==> v27: inputs <==
## mul
module mul(
    input  wire        clk,
    input  wire        rst,
    input  wire [63:0] lm,
    input  wire [63:0] rm,
    input  wire [1:0]  Data_type,
    output reg  [19:0] mul_out
);
clock: 6.5 ns
lec_check: 0
cap_margin: 20
core_aspect_ratio: 0.5
core_margin: 7
core_utilization: 60
cts_cluster_diameter: 293
cts_cluster_size: 99
hold_slack_margin: -0.09
place_density: 0.76
setup_slack_margin: -0.65
slew_margin: 20
tns_end_percent: 20
run.sh (not shown) runs the stock make flow with config.mk's settings and CLKGATE_MAP_FILE=.
==> v36: changes against v27 <==
CORE_ASPECT_RATIO = default   (was 0.5)
CORE_MARGIN = 2   (was 7)
CORE_UTILIZATION = 57   (was 60)
CTS_CLUSTER_DIAMETER = default   (was 293)
CTS_CLUSTER_SIZE = 35   (was 99)
HOLD_SLACK_MARGIN = default   (was -0.09)
PLACE_DENSITY = default   (was 0.76)
SETUP_SLACK_MARGIN = default   (was -0.65)
TNS_END_PERCENT = default   (was 20)
==> flow/constraint.sdc (replaced) <==
create_clock -name core_clock -period 5.11 [get_ports {clk}]
set_input_delay 1.0220 -clock core_clock [delete_from_list [all_inputs] [get_ports {clk}]]
set_output_delay 1.0220 -clock core_clock [all_outputs]
set_load 0.01 [all_outputs]
==> v38: changes against v27 <==
CORE_ASPECT_RATIO = default   (was 0.5)
CORE_MARGIN = 2   (was 7)
CORE_UTILIZATION = 40   (was 60)
CTS_CLUSTER_DIAMETER = default   (was 293)
CTS_CLUSTER_SIZE = default   (was 99)
HOLD_SLACK_MARGIN = default   (was -0.09)
PLACE_DENSITY = default   (was 0.76)
SETUP_SLACK_MARGIN = default   (was -0.65)
TNS_END_PERCENT = default   (was 20)
==> flow/constraint.sdc (replaced) <==
create_clock -name core_clock -period 6.26 [get_ports {clk}]
set_input_delay 1.2520 -clock core_clock [delete_from_list [all_inputs] [get_ports {clk}]]
set_output_delay 1.2520 -clock core_clock [all_outputs]
set_load 0.01 [all_outputs]
==> impl_metrics.py <==
# Synthesis and PnR figures
metrics = {
    "floorplanning": {
        "die_x_um": 404,
    },
    "critical_path": {
        "r2r_end": "mul_out[18]$_SDFF_PP0_",
        "timing.critical_path.buf_inv": 6,
        "cp_data_arrival_time_ns": 6.56,
        "worstPathRequired_ns": 6.81,
    },
    "detailed_routing": {
        "drt-met1-wl_um": 67200,
    },
    "outcome": {
        "status": "finished clean",
    },
    "pwr": {
        "power_frac_seq_pct": 8.8,
        "seq_power_mw": 1.49,
    },
    "min_path": {
        "holdCritStartpoint": "pp_reg[7][0]$_SDFF_PP0_",
    },
    "global_routing": {
        "grt_first_pass_wirelength_um": 244000,
    },
    "cells_and_area": {
        "non_clock_buffer_count": 552,
        "seq-cell-share_pct": 6.21,
    },
    "placement": {
        "placed_area_um2": 49700,
    },
}
# the run above: v27

==> impl_metrics.py <==
# Synthesis and PnR figures
metrics = {
    "outcome": {
        "status": "finished clean",
    },
    "critical_path": {
        "cp_data_arrival_time_ns": 6.35,
        "r2r_end": "mul_out[16]$_SDFF_PP0_",
    },
    "placement": {
        "placed_area_um2": 52800,
    },
    "cells_and_area": {
        "non_clock_buffer_count": 890,
    },
    "min_path": {
        "holdCritStartpoint": "pp_reg[7][0]$_SDFF_PP0_",
    },
    "pwr": {
        "power_frac_seq_pct": 8.3,
    },
    "detailed_routing": {
        "drt-met1-wl_um": 73300,
    },
    "global_routing": {
        "grt_first_pass_wirelength_um": 248000,
    },
}
# the run above: v38

==> impl_metrics.py <==
# Synthesis and PnR figures
metrics = {
    "critical_path": {
        "timing.critical_path.buf_inv": 5,
        "r2r_end": "mul_out[18]$_SDFF_PP0_",
        "cp_data_arrival_time_ns": 5.60,
    },
    "pwr": {
        "power_frac_seq_pct": 7.3,
        "seq_power_mw": 2.04,
    },
    "outcome": {
        "so_faults": "setup timing",
        "status": "failed layout checks",
    },
    "floorplanning": {
        "die_x_um": 287,
    },
    "sta": {
        "fin_ws_ns": -0.150,
        "setup_viol": 16,
    },
    "placement": {
        "placed_area_um2": 58900,
    },
    "detailed_routing": {
        "drt-met1-wl_um": 71500,
    },
    "cells_and_area": {
        "seq-cell-share_pct": 4.97,
    },
}
# the run above: v36


---

==> juniper: inputs <==
mul again, from the RTL that the note above started with.
// mul
module mul(
    input  wire        clk,
    input  wire        rst,
    input  wire [63:0] lm,
    input  wire [63:0] rm,
    input  wire [1:0]  Data_type,
    output reg  [19:0] mul_out
);
Settings: LEC_CHECK=0, CAP_MARGIN=20, CELL_PAD_IN_SITES_DETAIL_PLACEMENT=0, CELL_PAD_IN_SITES_GLOBAL_PLACEMENT=0, CORE_ASPECT_RATIO=1.4, CORE_MARGIN=2, CORE_UTILIZATION=72, CTS_CLUSTER_DIAMETER=337, CTS_CLUSTER_SIZE=37, GPL_ROUTABILITY_DRIVEN=1, PLACE_DENSITY=0.65, SLEW_MARGIN=20, TNS_END_PERCENT=50; clock period 5.44 ns.
==> inputs of pepper, as changes to juniper <==
Settings changed: CELL_PAD_IN_SITES_GLOBAL_PLACEMENT 0 to 2, CORE_UTILIZATION 72 to 51, CTS_CLUSTER_SIZE 37 to 17, GPL_ROUTABILITY_DRIVEN 1 to 0, PLACE_DENSITY 0.65 to unset, PLACE_DENSITY_LB_ADDON set to 0.12.
==> comparison table <==
quantity	juniper	pepper
Multiplexer share of the synthesized area	6.185%	6.185%
Total instance count after detailed placement	8014	8465
Cell resize tally after clock tree synthesis	77	67
Die y size	301.8 um	357.9 um
Tally of unique sky130hd cells used after synthesis	79	79
Placed Area	0.05597 mm^2	0.05716 mm^2
Setup Slack @ Placement	-927.4 ps	-981.2 ps
Setup Buffers After CTS	14	9
Core region area	0.06287 mm^2	0.08845 mm^2
Yosys cell count	6310	6310
Core utilization at floorplan	72.56%	51.58%
Outcome	aborted with a tool error	complete, no violations
Stage where the flow stopped	global routing (5_1_grt)	-
IO buf count	151	151
Total die area	0.06542 mm^2	0.09189 mm^2
FP Rows	109	129
Detailed placer's ending HPWL	134100 um	136600 um
Floorplan net count	7282	7282
Width of the chip	216.7 um	256.8 um
Power figures rest on the tool's default switching activity, not on a simulated workload.
